== alpha ==
## CPUCore
module CPUCore(
input clk,
input Reset,
output wire [15:0] mem_addr,
output wire        mem_we,
output wire [15:0] mem_wdata,
input  wire [15:0] mem_rdata
);
wire[3:0] OpCodeExt_ImmHi;
wire[3:0] OpCode;
wire[3:0] Rdest;
wire[3:0] Rsrc_ImmLo;
wire AluEn;
wire MemMuxEn;
wire RegFileEn;
wire MemWriteEn;
wire PCEn;
wire InstrEn;
wire PCRead;
wire PCWrite;
wire [15:0] PC;
wire[15:0] read_data1;  
wire[15:0] read_data2;
wire [15:0] MemData;
wire [15:0] Rsrc_ImmData;
wire [15:0] ALUResult;
wire [15:0] PSR;
wire [3:0]alucont;
wire [15:0] Mem_a1;
wire [15:0] MemAddr;
wire [15:0] AluMuxOut;
wire [15:0] MemDataFromMux;
assign MemData   = mem_rdata;
assign mem_addr  = MemAddr;
assign mem_we    = MemWriteEn;
assign mem_wdata = MemDataFromMux;
InstrReg InstrReg(
.clk(clk),
.En(InstrEn),
.instruction(MemData),
.opcode(OpCode),
.opcodeExt_ImmHi(OpCodeExt_ImmHi),
.Rdest(Rdest),
.Rsrc_ImmLo(Rsrc_ImmLo)
);
Controller Controller(
	.clk(clk),
	.Reset(Reset),
	.OpCode(OpCode),
	.OpCodeExt_ImmHi(OpCodeExt_ImmHi),
	.RSource_ImmLo(Rsrc_ImmLo),
	.AluEn(AluEn),
	.MemMuxEn(MemMuxEn),
	.RegFileEn(RegFileEn),
	.PCEn(PCEn),
	.PCRead(PCRead),
	.PCWrite(PCWrite),
	.MemWriteEn(MemWriteEn),
	.InstrEn(InstrEn)
);
PCControl PCControl(
	.Reset(Reset),
	.clk(clk),
	.PSR(PSR),
	.PCen(PCEn),
	.RegData(read_data2),
	.dispLo(Rsrc_ImmLo),   
	.OpcodeExt_dispHi(OpCodeExt_ImmHi),
	.CondRlink(Rdest),
	.Opcode(OpCode),  
	.PC(PC)  
);
RegFile RegFile (
	 .Reset(Reset),
    .clk(clk),                 
    .En(RegFileEn),                  
    .read_addr(Rsrc_ImmLo),  
    .readwrite_addr(Rdest),    
    .write_data(AluMuxOut),   
    .read_data1(read_data1),  
    .read_data2(read_data2)   
);
ALUcntrl ALUcntrl
(
	.Opcode(OpCode),
	.OpcodeExt_ImmHi(OpCodeExt_ImmHi),
	.Reg2Data(read_data2),
	.Rsrc_ImmLo(Rsrc_ImmLo),
	.ALUctrl(alucont),
	.Rsrc_Imm(Rsrc_ImmData)
);
ALU ALU (
	.clk(clk),
	.Reset(Reset),
	.ALUen(AluEn),
	.Rdest(read_data1),
	.Rsrc(Rsrc_ImmData),
	.alucont(alucont),
	.result(ALUResult),
	.PSR(PSR)
);
mux muxALu(
.select(MemMuxEn),
.data1(MemData),
.data2(ALUResult),
.dataout(AluMuxOut)
);
mux muxMEM1(
.select(PCWrite),
.data1(16'h8000),
.data2(read_data2),  
.dataout(Mem_a1)
);
mux muxMEM2(
.select(PCRead),
.data1(PC),
.data2(Mem_a1),
  ...
Size: roughly 440 flip-flops, about 51 I/O pins.
clock: 8.0 ns
lec_check: 0
abc_area: 1
cap_margin: 15
cell_pad_in_sites_global_placement: 1
core_margin: 8
core_utilization: 40
gpl_routability_driven: 0
gpl_timing_driven: 0
hold_slack_margin: 0.28
place_density: 0.6
setup_slack_margin: 1.07
slew_margin: 20
run.sh (not shown) runs the stock make flow with config.mk's settings and CLKGATE_MAP_FILE=.
--- input diff alpha..beta ---
==> flow/config.mk <==
export PLATFORM = sky130hd
export DESIGN_NAME = CPUCore
export DESIGN_NICKNAME = CPUCore
export VERILOG_FILES = /design/flow/design.v
export SDC_FILE = /design/flow/constraint.sdc
export NUM_CORES = 4
export LEC_CHECK = 0
export CAP_MARGIN = 20
export CORE_MARGIN = 2
export CORE_UTILIZATION = 63
export SETUP_SLACK_MARGIN = 1.53
export SLEW_MARGIN = 20
==> flow/constraint.sdc <==
create_clock -name core_clock -period 5.89 [get_ports {clk}]
set_input_delay 1.1780 -clock core_clock [delete_from_list [all_inputs] [get_ports {clk}]]
set_output_delay 1.1780 -clock core_clock [all_outputs]
set_load 0.01 [all_outputs]
[summary]
Going from alpha to beta, clock buffer count from CTS shrank by more than 10%. Diff alpha -> beta | cell area after synthesis | decrease of about 11%. beta: it failed during global routing, and the tool reported GRT-0232. Both conditions hold for alpha: the flow ran to the end and the final layout passed the timing, design-rule and antenna checks. [compare] base=alpha new=beta: arithmetic-cell share of the synthesized area counting full adders, half adders and majority gates saw an increase; synthesized area per cell saw an increase; cell area after placement saw a decrease; cell count after synthesis saw a decrease.
Input changes introduced in gamma (baseline for comparison: beta):
diff --git a/flow/config.mk b/flow/config.mk
--- a/flow/config.mk
+++ b/flow/config.mk
@@ -8,5 +8,6 @@
 export CAP_MARGIN = 20
 export CORE_MARGIN = 2
-export CORE_UTILIZATION = 63
-export SETUP_SLACK_MARGIN = 1.53
+export CORE_UTILIZATION = 40
+export PLACE_DENSITY = 0.6
+export SETUP_SLACK_MARGIN = 1.31
 export SLEW_MARGIN = 20
==> flow/constraint.sdc <==
create_clock -name core_clock -period 6.74 [get_ports {clk}]
set_input_delay 1.3480 -clock core_clock [delete_from_list [all_inputs] [get_ports {clk}]]
set_output_delay 1.3480 -clock core_clock [all_outputs]
set_load 0.01 [all_outputs]
### Flow results
NOTE: floorplan utilization in gamma falls short of that of beta. gamma -> beta: sequential share of the synthesized area delta 0, exact match. gamma completed every stage of the flow, and the final layout passed the timing, design-rule and antenna checks. Between gamma and beta, the difference in synthesis area per yosys is negligible. Pre-CTS worst setup slack on gamma is up relative to beta. Cell area after placement: gamma and beta compared, lower one is beta. Going from beta to gamma, total die size grew by more than half. gamma gives less final HPWL from detailed placement than beta did. Clock sink count: gamma vs beta identical. Comparing beta against gamma, there is no change at all in number of cells in the yosys synthesis report.
Modified inputs, delta compared to gamma
diff --git a/flow/config.mk b/flow/config.mk
--- a/flow/config.mk
+++ b/flow/config.mk
@@ -8,6 +8,5 @@
 export CAP_MARGIN = 20
 export CORE_MARGIN = 2
-export CORE_UTILIZATION = 40
-export PLACE_DENSITY = 0.6
-export SETUP_SLACK_MARGIN = 1.31
+export CORE_UTILIZATION = 50
+export SETUP_SLACK_MARGIN = 1.01
 export SLEW_MARGIN = 20
==> flow/constraint.sdc <==
create_clock -name core_clock -period 3.75 [get_ports {clk}]
set_input_delay 0.7500 -clock core_clock [delete_from_list [all_inputs] [get_ports {clk}]]
set_output_delay 0.7500 -clock core_clock [all_outputs]
set_load 0.01 [all_outputs]
Notes after the runs:
- delta vs. gamma: headroom to the max-slew limit saw an increase, power after layout saw an increase, area overhead of the layout relative to synthesis saw an increase.
- The net switching share of the total power number comes out higher for delta vs gamma.
- Compared with gamma, delta shows a relative area of clock buffers and inverters in the final design that is 0.67 points lower.
- Across gamma and delta, a clean result was obtained everywhere but in delta.
### delta -> epsilon
diff --git a/flow/config.mk b/flow/config.mk
--- a/flow/config.mk
+++ b/flow/config.mk
@@ -6,7 +6,9 @@
 export NUM_CORES = 4
 export LEC_CHECK = 0
+export ABC_AREA = 1
 export CAP_MARGIN = 20
 export CORE_MARGIN = 2
-export CORE_UTILIZATION = 50
-export SETUP_SLACK_MARGIN = 1.01
+export CORE_UTILIZATION = 71
+export CTS_CLUSTER_SIZE = 94
+export PLACE_DENSITY = 0.6
 export SLEW_MARGIN = 20
==> flow/constraint.sdc <==
create_clock -name core_clock -period 6.29 [get_ports {clk}]
set_input_delay 1.2580 -clock core_clock [delete_from_list [all_inputs] [get_ports {clk}]]
set_output_delay 1.2580 -clock core_clock [all_outputs]
set_load 0.01 [all_outputs]
==> results <==
Among epsilon and delta, a clean, completed layout was produced by epsilon alone.
Higher global-route usage was reported by epsilon, not delta.
Between epsilon and delta, the area overhead of the layout relative to synthesis is higher for delta.
| finished layout cell area | epsilon vs delta | 10% lower |
Relative to delta, epsilon degrades total number of vias.
Diff delta -> epsilon | mean instance size in the synthesized netlist | down by more than a quarter
Sequential share of layout area: higher on epsilon
Total number of tap cells (lower): epsilon
No activity file was given, so power comes from the tool's default toggle rates.
